## exp/umber
==> flow/design.v <==
`timescale 1ns / 1ps
module OV7670_MemController (
    input  logic        clk,
    input  logic        reset,
    input  logic        href,
    input  logic        vsync,
    input  logic [ 7:0] ov7670_data,
    output logic        we,
    output logic [16:0] wAddr,
    output logic [15:0] wData,
    output logic        camera_dp_en,
    output logic        v_finish_camera,
    output logic [ 9:0] x_pixel_camera,
    output logic [ 9:0] y_pixel_camera
);
    logic [15:0] pixel_data;
    logic [ 9:0] h_counter;   
    logic [ 9:0] v_counter;   
    assign wAddr = v_counter * 320 + h_counter[9:1];
    assign wData = pixel_data;
    assign x_pixel_camera = h_counter / 2;
    assign y_pixel_camera = v_counter;
    assign camera_dp_en = ((x_pixel_camera < 320) && (y_pixel_camera < 240));
    always_ff @(posedge clk, posedge reset) begin
        if (reset) begin
            h_counter  <= 0;
            pixel_data <= 0;
            we         <= 1'b0;
        end else begin
            if (href) begin
                h_counter <= h_counter + 1;
                if (h_counter[0] == 0) begin
                    pixel_data[15:8] <= ov7670_data;
                    we               <= 1'b0;
                end else begin
                    pixel_data[7:0] <= ov7670_data;
                    we              <= 1'b1;
                end
            end else begin
                h_counter <= 0;
                we        <= 1'b0;
            end
        end
    end
    always_ff @(posedge clk, posedge reset) begin
        if (reset) begin
            v_counter <= 0;
        end else begin
            if (vsync) begin
                v_counter <= 0;
            end else begin
                if (h_counter == (320 * 2 - 1)) begin
                    v_counter <= v_counter + 1;
                end
            end
        end
    end
    logic v_sync_flag;
    always_ff @(posedge clk or posedge reset) begin
        if (reset) begin
            v_sync_flag <= 0;
            v_finish_camera <= 0;
        end else if (vsync) begin
            if (!v_sync_flag) begin
                v_sync_flag <= 1;
                v_finish_camera <= 1;
            end else begin
                v_finish_camera <= 0;
            end
        end else begin
            v_sync_flag <= 0;
            v_finish_camera <= 0;
        end
    end
endmodule
module negedge_detect (
    input  logic clk,
    input  logic reset,
    input  logic x,
    output logic o_tick
);
    logic tmp_reg;
    always_ff @(posedge clk or posedge reset) begin
        if (reset) begin
            tmp_reg <= 0;
        end else begin
            tmp_reg <= x;
        end
    end
    assign o_tick = (~x) & tmp_reg;
endmodule
`timescale 1ns / 1ps
module rgb_to_hsv (
    input  logic [4:0] r_data,
    input  logic [5:0] g_data,
    input  logic [4:0] b_data,
    output logic [1:0] r_g_decision,     
    output logic [7:0] s_data,
    output logic [7:0] v_data
);
    localparam GREEN_R_MAX_THRESHOLD = 120;
    localparam GREEN_G_MIN_THRESHOLD = 180;
    localparam GREEN_B_MAX_THRESHOLD = 120;
    localparam RED_R_MIN_THRESHOLD = 190;
    localparam RED_G_MAX_THRESHOLD = 100;
    localparam RED_B_MAX_THRESHOLD = 100;
    logic [7:0] r_8b;
    logic [7:0] g_8b;
    logic [7:0] b_8b;
    logic [7:0] max_val;
    logic [7:0] min_val;
    assign r_8b = {r_data, r_data[4:2]};
    assign g_8b = {g_data, g_data[5:4]};
    assign b_8b = {b_data, b_data[4:2]};
    always_comb begin
        if ((g_8b >= GREEN_G_MIN_THRESHOLD) && (r_8b <= GREEN_R_MAX_THRESHOLD) && (b_8b <= GREEN_B_MAX_THRESHOLD)) begin
            r_g_decision = 1;
        end
        else if ((r_8b >= RED_R_MIN_THRESHOLD) && (g_8b <= RED_G_MAX_THRESHOLD) && (b_8b <= RED_B_MAX_THRESHOLD)) begin
            r_g_decision = 0;
        end else begin
            r_g_decision = 2;
        end
    end
    find_max_val U_MAX_VAL (
        .x1 (r_8b),
        .x2 (g_8b),
        .x3 (b_8b),
        .max(max_val)
    );
    find_min_val U_MIN_VAL (
        .x1 (r_8b),
        .x2 (g_8b),
        .x3 (b_8b),
        .min(min_val)
    );
    assign v_data = max_val;
    always_comb begin
        if (!max_val) begin
            s_data = 0;
        end else begin
            s_data = ((max_val - min_val) * 255) / max_val;
        end
    end
endmodule
module find_max_val (
    input  logic [7:0] x1,
    input  logic [7:0] x2,
    input  logic [7:0] x3,
    output logic [7:0] max
);
    logic [7:0] temp_max;
    assign temp_max = (x1 > x2) ? x1 : x2;
    assign max = (temp_max > x3) ? temp_max : x3;
endmodule
module find_min_val (
    input  logic [7:0] x1,
    input  logic [7:0] x2,
    input  logic [7:0] x3,
    output logic [7:0] min
);
    logic [7:0] temp_min;
    assign temp_min = (x1 < x2) ? x1 : x2;
    assign min = (temp_min < x3) ? temp_min : x3;
endmodule
`timescale 1ns / 1ps
module Label_Gen (
    input  logic [7:0] s_data,
    input  logic [7:0] v_data,
    input  logic [1:0] r_g_decision,
    output logic [2:0] label_data
);
    localparam ROAD = 0;
    localparam WALK_ROAD = 1;
    localparam BACKGROUND = 2;
    localparam CAR = 3;
    localparam HUMAN = 4;
    localparam ROAD_V_THRESHOLD = 38;
    localparam ROAD_S_THRESHOLD = 77;
    localparam WALK_V_THRESHOLD = 179;
    localparam WALK_S_THRESHOLD = 51;
    always_comb begin
        if (r_g_decision == 0) begin
            label_data = CAR;
        end 
        else if (r_g_decision == 1) begin
            label_data = HUMAN;
        end 
        else if ((v_data >= WALK_V_THRESHOLD) && (s_data <= WALK_S_THRESHOLD)) begin
            label_data = WALK_ROAD;
        end
        else if((v_data <= ROAD_V_THRESHOLD) && (s_data <= ROAD_S_THRESHOLD)) begin
            label_data = ROAD;
        end 
        else begin
            label_data = BACKGROUND;
        end
    end
endmodule
`timescale 1ns / 1ps
module cam_pixel_labeler (
    input  logic        clk,
    input  logic        reset,
    input  logic        href,
    input  logic        vsync,
    input  logic [ 7:0] ov7670_data,
    output logic        we,
    output logic [16:0] wAddr,
    output logic [ 2:0] label_data,
    output logic        camera_dp_en,
    output logic        v_finish_camera,
    output logic [ 9:0] x_pixel_camera,
    output logic [ 9:0] y_pixel_camera
);
    logic [15:0] ov7670_wData;
    logic [ 1:0] r_g_decision;
    logic [ 7:0] s_data;
    logic [ 7:0] v_data;
    OV7670_MemController U_OV7670_MemController (
        .clk            (clk),
        .reset          (reset),
        .href           (href),
        .vsync          (vsync),
        .ov7670_data    (ov7670_data),
        .we             (we),
        .wAddr          (wAddr),
        .wData          (ov7670_wData),
        .camera_dp_en   (camera_dp_en),
        .v_finish_camera(v_finish_camera),
        .x_pixel_camera (x_pixel_camera),
        .y_pixel_camera (y_pixel_camera)
    );
    rgb_to_hsv U_rgb_to_hsv (
        .r_data      (ov7670_wData[15:11]),
        .g_data      (ov7670_wData[10:5]),
        .b_data      (ov7670_wData[4:0]),
        .s_data      (s_data),
        .v_data      (v_data),
        .r_g_decision(r_g_decision)
    );
    Label_Gen U_Label_Gen (
        .r_g_decision(r_g_decision),
        .s_data      (s_data),
        .v_data      (v_data),
        .label_data  (label_data)
    );
endmodule
==> flow/config.mk <==
export PLATFORM = sky130hd
export DESIGN_NAME = cam_pixel_labeler
export DESIGN_NICKNAME = cam_pixel_labeler
export VERILOG_FILES = /design/flow/design.v
export SDC_FILE = /design/flow/constraint.sdc
export NUM_CORES = 4
export LEC_CHECK = 0
export CAP_MARGIN = 20
export CORE_MARGIN = 2
export CORE_UTILIZATION = 22
export SLEW_MARGIN = 0
export TNS_END_PERCENT = 10
==> flow/constraint.sdc <==
create_clock -name core_clock -period 150.0 [get_ports {clk}]
set_input_delay 30.0000 -clock core_clock [delete_from_list [all_inputs] [get_ports {clk}]]
set_output_delay 30.0000 -clock core_clock [all_outputs]
set_load 0.01 [all_outputs]
run.sh (not shown) runs the stock make flow with config.mk's settings and CLKGATE_MAP_FILE=.
exp/umber finished all stages; the layout is clean.
Edits applied to the flow inputs when going from exp/umber to exp/xenon:
# exp/umber
export LEC_CHECK = 0
export CAP_MARGIN = 20
export CORE_MARGIN = 2
export CORE_UTILIZATION = 22
export SLEW_MARGIN = 0
export TNS_END_PERCENT = 10
create_clock -name core_clock -period 150.0 [get_ports {clk}]
# exp/xenon
export LEC_CHECK = 0
export CAP_MARGIN = 20
export CORE_MARGIN = 2
export CORE_UTILIZATION = 46
export SLEW_MARGIN = 20
create_clock -name core_clock -period 131.0 [get_ports {clk}]
[summary]
exp/xenon completed end to end with timing, DRC and antenna clean. exp/xenon against exp/umber: final cell area excluding filler cells has decreased, portion of the layout cell area used by clock cells has remained practically unchanged. Compared with exp/umber, in exp/xenon initial core utilization went up, largest fanout on the critical path went down, die area went down, total wire length after detailed routing went up.
Inputs modified between exp/xenon and exp/cedar:
# exp/xenon
export LEC_CHECK = 0
export CAP_MARGIN = 20
export CORE_MARGIN = 2
export CORE_UTILIZATION = 46
export SLEW_MARGIN = 20
create_clock -name core_clock -period 131.0 [get_ports {clk}]
# exp/cedar
export LEC_CHECK = 0
export CAP_MARGIN = 20
export CORE_MARGIN = 2
export CORE_UTILIZATION = 20
export PLACE_DENSITY = 0.88
export SLEW_MARGIN = 0
create_clock -name core_clock -period 150.0 [get_ports {clk}]
--- outcome ---
Cell area delta (exp/cedar − exp/xenon): unfavourable. exp/xenon leaves less setup margin than exp/cedar. exp/xenon → exp/cedar: mean post-synth cell area held steady; layout-stage area growth over the synthesis result grew by 4.2 points; critical path depth shrank by about 1.6%; share of the cycle needed by the critical path after routing shrank by 5.8 points; post-layout instance count excluding filler cells grew by 923. For the global-route usage, exp/cedar came in 14 points lower than exp/xenon did.
#### Input delta (exp/juniper over exp/cedar)
# exp/cedar
export LEC_CHECK = 0
export CAP_MARGIN = 20
export CORE_MARGIN = 2
export CORE_UTILIZATION = 20
export PLACE_DENSITY = 0.88
export SLEW_MARGIN = 0
create_clock -name core_clock -period 150.0 [get_ports {clk}]
# exp/juniper
export LEC_CHECK = 0
export CAP_MARGIN = 20
export CORE_ASPECT_RATIO = 1.2
export CORE_MARGIN = 2
export CORE_UTILIZATION = 60
export PLACE_DENSITY_LB_ADDON = 0.0
export SLEW_MARGIN = 20
create_clock -name core_clock -period 150.0 [get_ports {clk}]
- Relative to exp/cedar, first-iteration DRC count has gone down in exp/juniper.
- Going from exp/cedar to exp/juniper, cell area went down about 5%; clock tree buffer count of the final layout has increased.
- When the final numbers for exp/cedar and exp/juniper were put side by side, the iteration tally of the first detailed-router pass turned out to be smaller in exp/cedar.
- Per the comparison of exp/juniper with exp/cedar, number of tap instances now smaller, global-route wire length before repair now larger, end-of-flow core utilization now larger.
Changes in exp/ember relative to exp/juniper:
# exp/juniper
export LEC_CHECK = 0
export CAP_MARGIN = 20
export CORE_ASPECT_RATIO = 1.2
export CORE_MARGIN = 2
export CORE_UTILIZATION = 60
export PLACE_DENSITY_LB_ADDON = 0.0
export SLEW_MARGIN = 20
create_clock -name core_clock -period 150.0 [get_ports {clk}]
# exp/ember
export LEC_CHECK = 0
export ABC_AREA = 1
export CAP_MARGIN = 20
export CELL_PAD_IN_SITES_GLOBAL_PLACEMENT = 3
export CORE_MARGIN = 2
export CORE_UTILIZATION = 40
export GPL_ROUTABILITY_DRIVEN = 0
export HOLD_SLACK_MARGIN = 0.01
export SLEW_MARGIN = 20
create_clock -name core_clock -period 150.0 [get_ports {clk}]
Results
exp/ember failed in global placement without I/O (3_1_place_gp_skip_io) with GPL-0301.
The lower net count entering floorplan came out of exp/juniper.
Against exp/juniper, exp/ember comes in 2.0 points lower on area fraction in full adders, half adders and majority gates.
In exp/ember relative to exp/juniper, mean area per synthesized cell had gone down by more than 10%.
Summary of exp/ember over exp/juniper: area fraction in compound gates went down by 18 points, cell total in the yosys stat output grew by about 44%, synthesized cell count has increased, die outline width rose by 75 um.
exp/ember vs exp/juniper — chip area in the Yosys report climbed by more than 10%
exp/juniper has a lower die area than exp/ember.
